## convolver
module convolver #(
	parameter n = 8'h0a,	 
	parameter k = 8'h03,  
	parameter s = 1,  
	parameter BL = 16,  
	parameter Q = 12  
	)(
	input logic clk,
	input logic rst,
	input logic ce,
	input logic [BL-1:0] activation,
	input logic [(k*k)*BL-1:0] weight1,
	output logic [31:0] conv_op,
	output logic valid_conv,
	output logic end_conv
	);
export LEC_CHECK = 0
export CAP_MARGIN = 20
export CELL_PAD_IN_SITES_DETAIL_PLACEMENT = 2
export CELL_PAD_IN_SITES_GLOBAL_PLACEMENT = 1
export CORE_ASPECT_RATIO = 1.29
export CORE_MARGIN = 2
export CORE_UTILIZATION = 64
export CTS_CLUSTER_DIAMETER = 266
export GPL_ROUTABILITY_DRIVEN = 0
export GPL_TIMING_DRIVEN = 0
export MAX_ROUTING_LAYER = met4
export MIN_ROUTING_LAYER = met2
export PLACE_DENSITY_LB_ADDON = 0.02
export SETUP_SLACK_MARGIN = -0.07
export SLEW_MARGIN = 20
create_clock -name core_clock -period 7.51 [get_ports {clk}]
run.sh (not shown) runs the stock make flow with config.mk's settings and CLKGATE_MAP_FILE=.
The baseline aborted during detailed placement (3_5_place_dp) (DPL-0033).
Next try:
CELL_PAD_IN_SITES_DETAIL_PLACEMENT = unset   (was 2)
CELL_PAD_IN_SITES_GLOBAL_PLACEMENT = unset   (was 1)
CORE_ASPECT_RATIO = unset   (was 1.29)
CORE_UTILIZATION = 66   (was 64)
CTS_CLUSTER_DIAMETER = unset   (was 266)
GPL_ROUTABILITY_DRIVEN = unset   (was 0)
GPL_TIMING_DRIVEN = unset   (was 0)
MAX_ROUTING_LAYER = unset   (was met4)
MIN_ROUTING_LAYER = unset   (was met2)
PLACE_DENSITY_LB_ADDON = unset   (was 0.02)
SETUP_SLACK_MARGIN = unset   (was -0.07)
clock period = 5.32 ns   (was 7.51 ns; I/O delays follow)
After rerunning: This time the run finished but failed the layout checks on negative setup slack; synthesized area stays the same; die area went down by a few percent; synthesized cell count stays the same.
Next try:
CORE_UTILIZATION = 71   (was 66)
clock period = 5.27 ns   (was 5.32 ns; I/O delays follow)
What happened: The changed run produced a layout that fails on negative setup slack. First-iteration DRC count climbs by about 40%. Worst setup slack loses 0.39 ns. Synthesized area does not change.


convolver again, from the RTL that the note above started with.
clock: 7.26 ns
lec_check: 0
cap_margin: 20
core_margin: 4
core_utilization: 57
cts_cluster_diameter: 398
gpl_routability_driven: 0
min_routing_layer: met2
setup_slack_margin: 0.26
slew_margin: 5
tns_end_percent: 60
The starting point finished clean.
Next try:
Settings changed: CORE_MARGIN 4 to 2, CORE_UTILIZATION 57 to 72, CTS_CLUSTER_DIAMETER 398 to not set, GPL_ROUTABILITY_DRIVEN 0 to not set, MIN_ROUTING_LAYER met2 to not set, SETUP_SLACK_MARGIN 0.26 to 1.55, SLEW_MARGIN 5 to 20, TNS_END_PERCENT 60 to not set.
Clock period 7.26 ns to 5.32 ns, I/O delays scaled along.
What happened:
- The new run completed, yet does not pass: setup timing
- setup slack degrades by 2100 ps
- die area fell by 22%
Next try:
Settings changed: CORE_UTILIZATION 72 to 40, SETUP_SLACK_MARGIN 1.55 to not set.
Clock period 5.32 ns to 7.65 ns, I/O delays scaled along.
Effect:
- With this change the flow went through all stages and came out clean
- non-clock buffer count drops by 642
- sequential cell count stays the same
- via count drops by about a fifth
- register-to-register slack is better by 2500 ps
- clock skew drops by 32 ps
Next try:
Settings changed: CORE_UTILIZATION 40 to 70.
Clock period 7.65 ns to 6.57 ns, I/O delays scaled along.
What happened: The changed run reached the layout checks and failed them: setup timing. Sequential share of layout area is lower by 0.89 points. Global-route usage is higher by 20 points. First-iteration DRC count came out higher by 100%. Design area went up by 6.2%. Critical path depth goes up by 3. Clock-buffer cell count came out lower by 31. Setup slack loses 620 ps. Final cell count is lower by 6.3%.
Next try:
Settings changed: ABC_AREA set to 0, CORE_ASPECT_RATIO set to 0.83, CORE_UTILIZATION 70 to 72, PLACE_DENSITY set to 0.66, SETUP_SLACK_MARGIN set to 1.33.
Clock period 6.57 ns to 4.7 ns, I/O delays scaled along.
This time the run died in 5_1_grt.
Synthesized area does not change.
Die area decreases by about 2.7%.
Synthesized cell count does not change.
Next try:
Settings changed: ABC_AREA 0 to not set, CORE_ASPECT_RATIO 0.83 to not set, CORE_UTILIZATION 72 to 40, PLACE_DENSITY 0.66 to not set, SETUP_SLACK_MARGIN 1.33 to 1.02.
Clock period 4.7 ns to 7.65 ns, I/O delays scaled along.
- With this change the flow passed the timing, design-rule and antenna checks
- area after synthesis does not change
- die size climbs by well over a third
- synthesized cell count does not change


## build 56
Starting RTL as in the previous note.
Settings: LEC_CHECK=0, ABC_AREA=0, CAP_MARGIN=20, CORE_ASPECT_RATIO=0.83, CORE_MARGIN=2, CORE_UTILIZATION=72, PLACE_DENSITY=0.66, SETUP_SLACK_MARGIN=1.35, SLEW_MARGIN=20; clock period 4.7 ns.
Build 56 never completed, since it errored out during 5_1_grt.
diff inputs: build 56 => build 70
# build 56
export LEC_CHECK = 0
export ABC_AREA = 0
export CAP_MARGIN = 20
export CORE_ASPECT_RATIO = 0.83
export CORE_MARGIN = 2
export CORE_UTILIZATION = 72
export PLACE_DENSITY = 0.66
export SETUP_SLACK_MARGIN = 1.35
export SLEW_MARGIN = 20
create_clock -name core_clock -period 4.7 [get_ports {clk}]
# build 70
export LEC_CHECK = 0
export ABC_AREA = 1
export CAP_MARGIN = 20
export CORE_ASPECT_RATIO = 0.83
export CORE_MARGIN = 2
export CORE_UTILIZATION = 72
export PLACE_DENSITY = 0.66
export SLEW_MARGIN = 20
create_clock -name core_clock -period 4.7 [get_ports {clk}]
Results
Of build 70 and build 56, it is build 70 that has the lower number of distinct library cells after synthesis.
Between build 56 and build 70, multiplexer share of the synthesized area is lower for build 70, build 56 comes in above that.
Delta(final estimated routing congestion in global placement, build 70 - build 56) > 0
Not one of build 56 and build 70 finished clean.
Build 70: initial standard-cell utilization of the core is 0.18 points lower than what build 56 reported.
Measured against build 70, the chip area line of the yosys report of build 56 comes out at 0.919 times the reference value.
In build 70 the total placed instance area turned out about 8% higher than in build 56.
Compared with build 56, in build 70 total number of placement rows moved up; count of mapped cells out of synthesis went up by 41%; die area picked up an extra 14000 um^2.
For build 4, these inputs were changed with respect to build 70:
# build 70
export LEC_CHECK = 0
export ABC_AREA = 1
export CAP_MARGIN = 20
export CORE_ASPECT_RATIO = 0.83
export CORE_MARGIN = 2
export CORE_UTILIZATION = 72
export PLACE_DENSITY = 0.66
export SLEW_MARGIN = 20
create_clock -name core_clock -period 4.7 [get_ports {clk}]
# build 4
export LEC_CHECK = 0
export CAP_MARGIN = 20
export CORE_MARGIN = 2
export CORE_UTILIZATION = 70
export SETUP_SLACK_MARGIN = 1.45
export SLEW_MARGIN = 20
create_clock -name core_clock -period 4.89 [get_ports {clk}]
Findings:
Completing all stages was not enough for build 4: its layout failed the final checks because of setup timing.
Taking build 70 as the reference point, the floorplan net count of build 4 falls by 5053.
On build 4: sequential area share after synthesis is 1.4 points higher than what build 70 gave.
Build 4 -> build 70: clock buffer and inverter area fraction after layout flat
Build 4 vs. build 70: worst setup slack moved down; chip width moved down.
Taking build 70 as the reference, in build 4 via count has decreased; setup total negative slack has decreased; share of the synthesized netlist area taken by xor and xnor gates has increased; chip area has decreased; clock skew has increased.
Relative to build 4, the following input files were edited for build 9:
# build 4
export LEC_CHECK = 0
export CAP_MARGIN = 20
export CORE_MARGIN = 2
export CORE_UTILIZATION = 70
export SETUP_SLACK_MARGIN = 1.45
export SLEW_MARGIN = 20
create_clock -name core_clock -period 4.89 [get_ports {clk}]
# build 9
export LEC_CHECK = 0
export CAP_MARGIN = 20
export CORE_ASPECT_RATIO = 0.5
export CORE_MARGIN = 2
export CORE_UTILIZATION = 72
export PLACE_DENSITY = 0.41
export SETUP_SLACK_MARGIN = 1.27
export SLEW_MARGIN = 20
create_clock -name core_clock -period 4.29 [get_ports {clk}]
--- outcome ---
- The higher first-pass GRT wire length of build 4 and build 9 is in build 4.
- Build 4 -> stages 100% | layout checks FAIL | setup timing
- Build 9 ran in full, but the layout does not pass; the checks complain about setup timing.
- Number of standard cells in the layout, taps in and fillers out essentially unchanged between build 9 and build 4.
- Compared with build 4, in build 9 final hold slack higher; core utilization higher; setup slack after placement lower; area of the placeable core lower.


Setup of wip/xenon:
The RTL this note starts from:
==> flow/design.v <==
module mac #(
	parameter N = 16,  
	parameter Q = 12  
	)(
	input logic clk, sclr, ce,
	input logic [N-1:0] a_i, b_i, 
	input logic [N*2-1:0] c_i,
	output logic [N*2-1:0] r_o
	);
	always_ff @(posedge clk or posedge sclr) begin
		if (sclr) r_o <= 'd0;
		else if (ce) begin
				r_o <= (a_i * b_i + c_i);  
			end
	end
endmodule
module variable_shift_register #(parameter WIDTH = 8, parameter SIZE = 3)(
	input logic clk, rst, ce,
	input logic [WIDTH-1:0] data_i,
	output logic [WIDTH-1:0] data_o
	);
	logic [WIDTH-1:0] sh_r [SIZE-1:0];  
	generate 
	genvar i;
	for (i = 0; i < SIZE; i = i + 1) begin : for_loop
		always_ff @(posedge clk or posedge rst) begin
			if (rst) sh_r[i] <= 'd0; 
			else begin
				if (ce) begin
					if (i == 'd0) sh_r[i] <= data_i;
					else sh_r[i] <= sh_r[i - 1];
				end
			end
		end
	end : for_loop
	endgenerate
	assign data_o = sh_r[SIZE - 1];
endmodule
`timescale 1ns / 1ps
module convolver #(
	parameter n = 8'h0a,	 
	parameter k = 8'h03,  
	parameter s = 1,  
	parameter BL = 16,  
	parameter Q = 12  
	)(
	input logic clk,
	input logic rst,
	input logic ce,
	input logic [BL-1:0] activation,
	input logic [(k*k)*BL-1:0] weight1,
	output logic [31:0] conv_op,
	output logic valid_conv,
	output logic end_conv
	);
	logic [31:0] count1;  
	logic [31:0] count2;  
	logic [31:0] count3;  
	logic [31:0] row_count;  
	logic en1, en2, en3;  
	logic [BL-1:0] weight [0:k*k-1];
	generate
		genvar j;
		for (j = 0; j < k*k; j = j + 1) begin : for_loop
			assign weight[j][BL-1:0] = weight1[BL*j +: BL];
		end : for_loop
	endgenerate
	logic [BL*2-1:0] tmp [k*k+1:0];
	assign tmp[0] = 32'h00000000;
	generate
	genvar i;
	for (i = 0; i < k*k; i = i + 1) begin : for_loop1
		if ((i+1) % k == 0) begin 					 
			if (i == k*k - 1) begin 				 
				mac #(.N(BL), .Q(Q)) MAC0(
					.clk(clk),
					.sclr(rst),
					.ce(ce),
					.a_i(activation),
					.b_i(weight[i]),
					.c_i(tmp[i]),
					.r_o(conv_op)
				);
			end
			else begin
				logic [BL*2-1:0] tmp2;
				mac #(.N(BL), .Q(Q)) MAC1(
					.clk(clk),
					.sclr(rst),
					.ce(ce),
					.a_i(activation),
					.b_i(weight[i]),
					.c_i(tmp[i]),
					.r_o(tmp2)
				);
				variable_shift_register #(.WIDTH(BL*2), .SIZE(n-k)) SR(
					.clk(clk),
					.rst(rst),
					.ce(ce),
					.data_i(tmp2),
					.data_o(tmp[i+1])
					);
			end
		end
		else begin
			mac #(.N(BL), .Q(Q)) MAC2(
					.clk(clk),
					.sclr(rst),
					.ce(ce),
					.a_i(activation),
					.b_i(weight[i]),
					.c_i(tmp[i]),
					.r_o(tmp[i+1])
				);
		end
	end : for_loop1
	endgenerate
	always_ff @(posedge clk) begin
		if (rst) begin
			count1 <= 0;
			count2 <= 0;
			count3 <= 0;
			row_count <= 0;
			en1 <= 0;
			en2 <= 1;
			en3 <= 0;
		end
		else if (ce) begin
		if (ce) begin
			if (count1 == (k-1)*n + k - 1) begin  
				count1 <= count1 + 1'b1;
				en1 <= 1'b1;
			end
			else count1 <= count1 + 1'b1;
		end
		if (en1 && en2) begin
			if (count2 == n - k) begin
				count2 <= 0;
				en2 <= 0;
				row_count <= row_count + 1'b1;
			end
			else count2 <= count2 + 1'b1;
		end
		if(~en2) begin
			if(count3 == k-2) begin
				count3<=0;
				en2 <= 1'b1;
			end
		else
			count3 <= count3 + 1'b1;
		end
		if((((count2 + 1) % s == 0) && (row_count % s == 0))
			||(count3 == k-2)&&(row_count % s == 0)
			||(count1 == (k-1)*n+k-1))
		begin                                                                                                                        
			en3 <= 1;                                                                                                                             
		end
		else 
			en3 <= 0;
		end
	end
	assign end_conv = (count1>= n*n+2) ? 1'b1 : 1'b0;
	assign valid_conv = (en1&&en2&&en3);
endmodule
Settings: LEC_CHECK=0, CAP_MARGIN=20, CORE_MARGIN=4, CORE_UTILIZATION=57, CTS_CLUSTER_DIAMETER=398, GPL_ROUTABILITY_DRIVEN=0, SETUP_SLACK_MARGIN=0.26, SLEW_MARGIN=20; clock period 7.26 ns.
wip/xenon completed end to end with timing, DRC and antenna clean.
Input changes introduced in wip/harbor (baseline for comparison: wip/xenon):
- changing SETUP_SLACK_MARGIN from 0.26 to 1.55
- changing CORE_MARGIN from 4 to 2
- setting CORE_ASPECT_RATIO to 0.5 for the first time
- removing CTS_CLUSTER_DIAMETER (formerly 398)
- removing GPL_ROUTABILITY_DRIVEN (formerly 0)
- changing CORE_UTILIZATION from 57 to 72
- changing the clock period (ns, I/O delays scaled along) from 7.26 to 5.32
## What came out
Looking at worst setup path startpoint, the activation[5] result is from wip/harbor; the weight1[35] one comes from wip/xenon. Going from wip/xenon to wip/harbor, number of search-and-repair iterations in the first detailed-routing pass now sits higher, number of instances in the synthesized netlist flat. wip/harbor finished every stage; the final checks, however, were not passed, the failures being negative setup slack. Changes observed in wip/harbor relative to wip/xenon: number of placed instances with taps included saw a decrease; iteration-0 DRC count of the detailed router rose by 3,780. Maximum fanout along the worst path was lower in wip/harbor than in wip/xenon. wip/harbor improves on wip/xenon in die size.
--- input diff wip/harbor..wip/juniper ---
- SETUP_SLACK_MARGIN removed (was 1.55)
- CAP_MARGIN changed from 20 to 0
- PLACE_DENSITY newly set to 0.65
- CORE_ASPECT_RATIO removed (was 0.5)
- the clock period (ns, I/O delays scaled along) changed from 5.32 to 3.35
--- outcome ---
- wip/juniper did not finish; a tool error ended it in global routing (5_1_grt).
- Number of buffers inserted by port buffering came out exactly the same in wip/juniper and wip/harbor.
- Taking wip/harbor as the reference, in wip/juniper total I/O pin count essentially unchanged, number of buffers inserted during clock tree synthesis up 18%, overall die area closely matched the old numbers.
Here is what was changed in the inputs of wip/lagoon compared with wip/juniper.
- removing PLACE_DENSITY (formerly 0.65)
- changing CAP_MARGIN from 0 to 20
- changing the clock period (ns, I/O delays scaled along) from 3.35 to 6.46
--- outcome ---
- What the final checks of wip/lagoon revealed, after a flow that finished every stage, was a layout that fails on negative setup slack.
- Taking wip/juniper as the reference, in wip/lagoon global placer's final weighted congestion dropped 0.0044, area fraction in compound gates after synthesis barely changed, number of gates resized after CTS dropped 744.
- Summary of wip/lagoon over wip/juniper: die outline area about even; synthesized area about even.
- wip/lagoon ends up with a pre-CTS setup slack that is 2.50 ns higher than in wip/juniper.
- Going from wip/juniper to wip/lagoon, the post-place instance area was found to have gone down by 970 um^2.
- Floorplan-stage core utilization came out exactly the same in wip/juniper and wip/lagoon.
- Reported for wip/juniper and wip/lagoon, synthesis area per yosys turned out identical to the last digit.
